==> inputs of run R <==
## usb_interface_v1_0
module usb_interface_v1_0 #
(
	parameter RESET_CYCLES = 100,
	parameter  C_M00_AXI_START_DATA_VALUE	= 32'h00000000,
	parameter  C_M00_AXI_TARGET_SLAVE_BASE_ADDR	= 32'h00000000,
	parameter integer C_M00_AXI_ADDR_WIDTH	= 32,
	parameter integer C_M00_AXI_DATA_WIDTH	= 32,
	parameter integer C_M00_AXI_TRANSACTIONS_NUM	= 4
) (
	input wire [(8 - 1):0] usb_data_in,
	output wire [(8 - 1):0] usb_data_out,
	output wire usb_data_oe,
	input wire [(1 + 4 + 4 + 16)-8-1:0] usb_addr,
	input wire usb_rd_n,
	input wire usb_wr_n,
	input wire usb_ce_n,
	output wire sw_reset_n,
	input wire  m00_axi_aclk,
	input wire  m00_axi_aresetn,
	output wire [C_M00_AXI_ADDR_WIDTH-1 : 0] m00_axi_awaddr,
	output wire [2 : 0] m00_axi_awprot,
	output wire  m00_axi_awvalid,
	input wire  m00_axi_awready,
	output wire [C_M00_AXI_DATA_WIDTH-1 : 0] m00_axi_wdata,
	output wire [C_M00_AXI_DATA_WIDTH/8-1 : 0] m00_axi_wstrb,
	output wire  m00_axi_wvalid,
	input wire  m00_axi_wready,
	input wire [1 : 0] m00_axi_bresp,
	input wire  m00_axi_bvalid,
	output wire  m00_axi_bready,
	output wire [C_M00_AXI_ADDR_WIDTH-1 : 0] m00_axi_araddr,
	output wire [2 : 0] m00_axi_arprot,
	output wire  m00_axi_arvalid,
	input wire  m00_axi_arready,
	input wire [C_M00_AXI_DATA_WIDTH-1 : 0] m00_axi_rdata,
	input wire [1 : 0] m00_axi_rresp,
	input wire  m00_axi_rvalid,
	output wire  m00_axi_rready
);
make LEC_CHECK=0 ABC_AREA=0 CAP_MARGIN=35 CELL_PAD_IN_SITES_GLOBAL_PLACEMENT=1 CORE_ASPECT_RATIO=0.9 CORE_MARGIN=2 CORE_UTILIZATION=23 CTS_CLUSTER_DIAMETER=170 GPL_ROUTABILITY_DRIVEN=0 GPL_TIMING_DRIVEN=0 MAX_ROUTING_LAYER=met5 MIN_ROUTING_LAYER=met2 SETUP_SLACK_MARGIN=0.01 SLEW_MARGIN=40 TNS_END_PERCENT=80 finish   # period 3.94 ns
run.sh (not shown) runs the stock make flow with config.mk's settings and CLKGATE_MAP_FILE=.
==> inputs of run G, as changes to run R <==
- ABC_AREA: 0 -> not set
- CAP_MARGIN: 35 -> 20
- CELL_PAD_IN_SITES_GLOBAL_PLACEMENT: 1 -> not set
- CORE_ASPECT_RATIO: 0.9 -> not set
- CORE_UTILIZATION: 23 -> 65
- CTS_CLUSTER_DIAMETER: 170 -> not set
- GPL_ROUTABILITY_DRIVEN: 0 -> not set
- GPL_TIMING_DRIVEN: 0 -> not set
- MAX_ROUTING_LAYER: met5 -> not set
- MIN_ROUTING_LAYER: met2 -> not set
- PLACE_DENSITY: not set -> 0.6
- SETUP_SLACK_MARGIN: 0.01 -> not set
- SLEW_MARGIN: 40 -> 20
- TNS_END_PERCENT: 80 -> not set
==> flow/constraint.sdc (replaced) <==
create_clock -name core_clock -period 5.81 [get_ports {m00_axi_aclk}]
set_input_delay 1.1620 -clock core_clock [delete_from_list [all_inputs] [get_ports {m00_axi_aclk}]]
set_output_delay 1.1620 -clock core_clock [all_outputs]
set_load 0.01 [all_outputs]
==> comparison table <==
| metric | run R | run G |
|---|---|---|
| Run status | failed layout checks | complete, no violations |
| Reasons for failing layout checks | setup timing | - |
| Via density per instance | 6.86 | 6.76 |
| Most heavily used metal layer in global routing | met3 | met2 |
| Crit Path Category | flop to flop | flop to output pin |
| CP Max Fanout | 10 | 41 |
| Switching power share of the total | 27.6% | 24.9% |
| Power of the combinational group | 4.13 mW | 2.42 mW |
| # nets final | 5642 | 5298 |
| RR Endpoint | command_control_inst.r_response_out[7] | command_control_inst.read_buffer.ram[12][29] |
| Clock distribution power | 15.3 mW | 9.06 mW |
| Fraction of standard cell area that is sequential | 44.3% | 47.7% |
| Met1 layer usage reported by global route | 0% | 49.6% |
| Actual slew at the worst max-slew pin | 1010 ps | 1220 ps |
| CP max-delay cell | sky130_fd_sc_hd__clkbuf_2 | sky130_fd_sc_hd__dfrtp_2 |
| GRT Total Usage | 28.1% | 37.4% |
| Fraction of power consumed by sequential logic | 45.0% | 48.4% |
| Dpl cells | 8885 | 6266 |
| Sequential cell area | 33100 um2 | 33100 um2 |
| Total number of warnings across the stage logs | 85 | 66 |
| Num CTS Buffers | 156 | 139 |
| Largest net degree at the start of global routing | 114 | 154 |
| Vias in the first global route | 70.9k | 44.1k |
| Well Taps | 3549 | 1265 |
| Worst Path Arrival | 4830 ps | 3300 ps |
| Combinational gate area | 27000 um2 | 26900 um2 |


==> trial 90: inputs <==
usb_interface_v1_0 again, from the RTL that the note above started with.
==> flow/config.mk <==
export PLATFORM = sky130hd
export DESIGN_NAME = usb_interface_v1_0
export DESIGN_NICKNAME = usb_interface_v1_0
export VERILOG_FILES = /design/flow/design.v
export SDC_FILE = /design/flow/constraint.sdc
export NUM_CORES = 4
export LEC_CHECK = 0
export CAP_MARGIN = 20
export CORE_MARGIN = 2
export CORE_UTILIZATION = 57
export PLACE_DENSITY = 0.6
export SLEW_MARGIN = 20
==> flow/constraint.sdc <==
create_clock -name core_clock -period 5.49 [get_ports {m00_axi_aclk}]
set_input_delay 1.0980 -clock core_clock [delete_from_list [all_inputs] [get_ports {m00_axi_aclk}]]
set_output_delay 1.0980 -clock core_clock [all_outputs]
set_load 0.01 [all_outputs]
==> trial 36 (differences from trial 90) <==
--- a/flow/config.mk
+++ b/flow/config.mk
@@ -7,6 +7,8 @@
 export LEC_CHECK = 0
 export CAP_MARGIN = 20
 export CORE_MARGIN = 2
-export CORE_UTILIZATION = 57
-export PLACE_DENSITY = 0.6
+export CORE_UTILIZATION = 66
+export HOLD_SLACK_MARGIN = -0.09
+export SETUP_SLACK_MARGIN = -0.5
 export SLEW_MARGIN = 20
+export TNS_END_PERCENT = 5
==> flow/constraint.sdc (replaced) <==
create_clock -name core_clock -period 6.59 [get_ports {m00_axi_aclk}]
set_input_delay 1.3180 -clock core_clock [delete_from_list [all_inputs] [get_ports {m00_axi_aclk}]]
set_output_delay 1.3180 -clock core_clock [all_outputs]
set_load 0.01 [all_outputs]
==> build 37 (differences from trial 90) <==
--- a/flow/config.mk
+++ b/flow/config.mk
@@ -7,6 +7,7 @@
 export LEC_CHECK = 0
 export CAP_MARGIN = 20
 export CORE_MARGIN = 2
-export CORE_UTILIZATION = 57
+export CORE_UTILIZATION = 40
 export PLACE_DENSITY = 0.6
+export SETUP_SLACK_MARGIN = 1.21
 export SLEW_MARGIN = 20
==> run notes <==
Results of the implementation run.

The flow ran to the end and the layout has no timing, DRC or antenna violations. The post-route standard cell area excluding fillers came out at 69800 sq um. Note that the worst hold path type here is in -> async. On the critical path, the stage with the largest delay is an instance of sky130_fd_sc_hd__and3b_1.

The capturing point of the worst reg2reg path is command_control_inst.r_response_out[2]$_DFFE_PN1P_. In the setup report, the worst path falls into the class reg -> reg. The total antenna diodes in the routed design is 0. The worst hold slack across all endpoints is around 0.29 ns. The routability-driven placement congestion ratio is 0.873.

The cell area after placement is about 65000 sq um. Per the power-grid run, VDD falls by no more than approximately 320 uV. The cell sequence reported for the critical path is inv_1, ha_1, and3b_1, buf_4, a22oi_1, nand3_1, nor3_1, o311a_1, a311oi_1, o22a_1. The total number of placement rows came out at 120.
That was trial 90.
==> run notes <==
Results of the implementation run.

Logged for this run, the post-placement worst setup slack is slightly above 0.7 ns. Looking at the setup timing report, the critical path kind is reg -> reg. The total number of placement rows is approximately 140. Final hold analysis gives a worst-case slack of between 0.2 and 0.25 ns.

The cell area after placement came out at between 60000 and 70000 sq um. The run finished with no timing, DRC or antenna violations. The slowest stage of the critical path belongs to the cell sky130_fd_sc_hd__and3_1.

The peak ir drop on the vdd network is about 330 uV. The total antenna diodes in the routed design is 2. The capturing point of the worst reg2reg path is command_control_inst.r_response_out[4]$_DFFE_PN1P_. The worst hold path belongs to the class in -> async.
That was build 37.
==> run notes <==
Results of the implementation run.

The critical path in this run is classified as in -> reg. The capturing point of the worst reg2reg path is command_control_inst.write_buffer.ram[14][21]$_DFFE_PN0P_. The total antenna diodes in the routed design is 1.

The post-placement cell area is 64400 sq um. The worst hold path class is reg -> reg. Final hold analysis gives a worst-case slack of roughly 0.42 ns. The post-route standard cell area excluding fillers is approximately 69000 sq um. The flow ran to the end and the layout has no timing, DRC or antenna violations.

The congestion estimate from routability-driven global placement came to between 0.8 and 0.9.
That was trial 36.
Power is estimated from default activity; no workload was simulated.
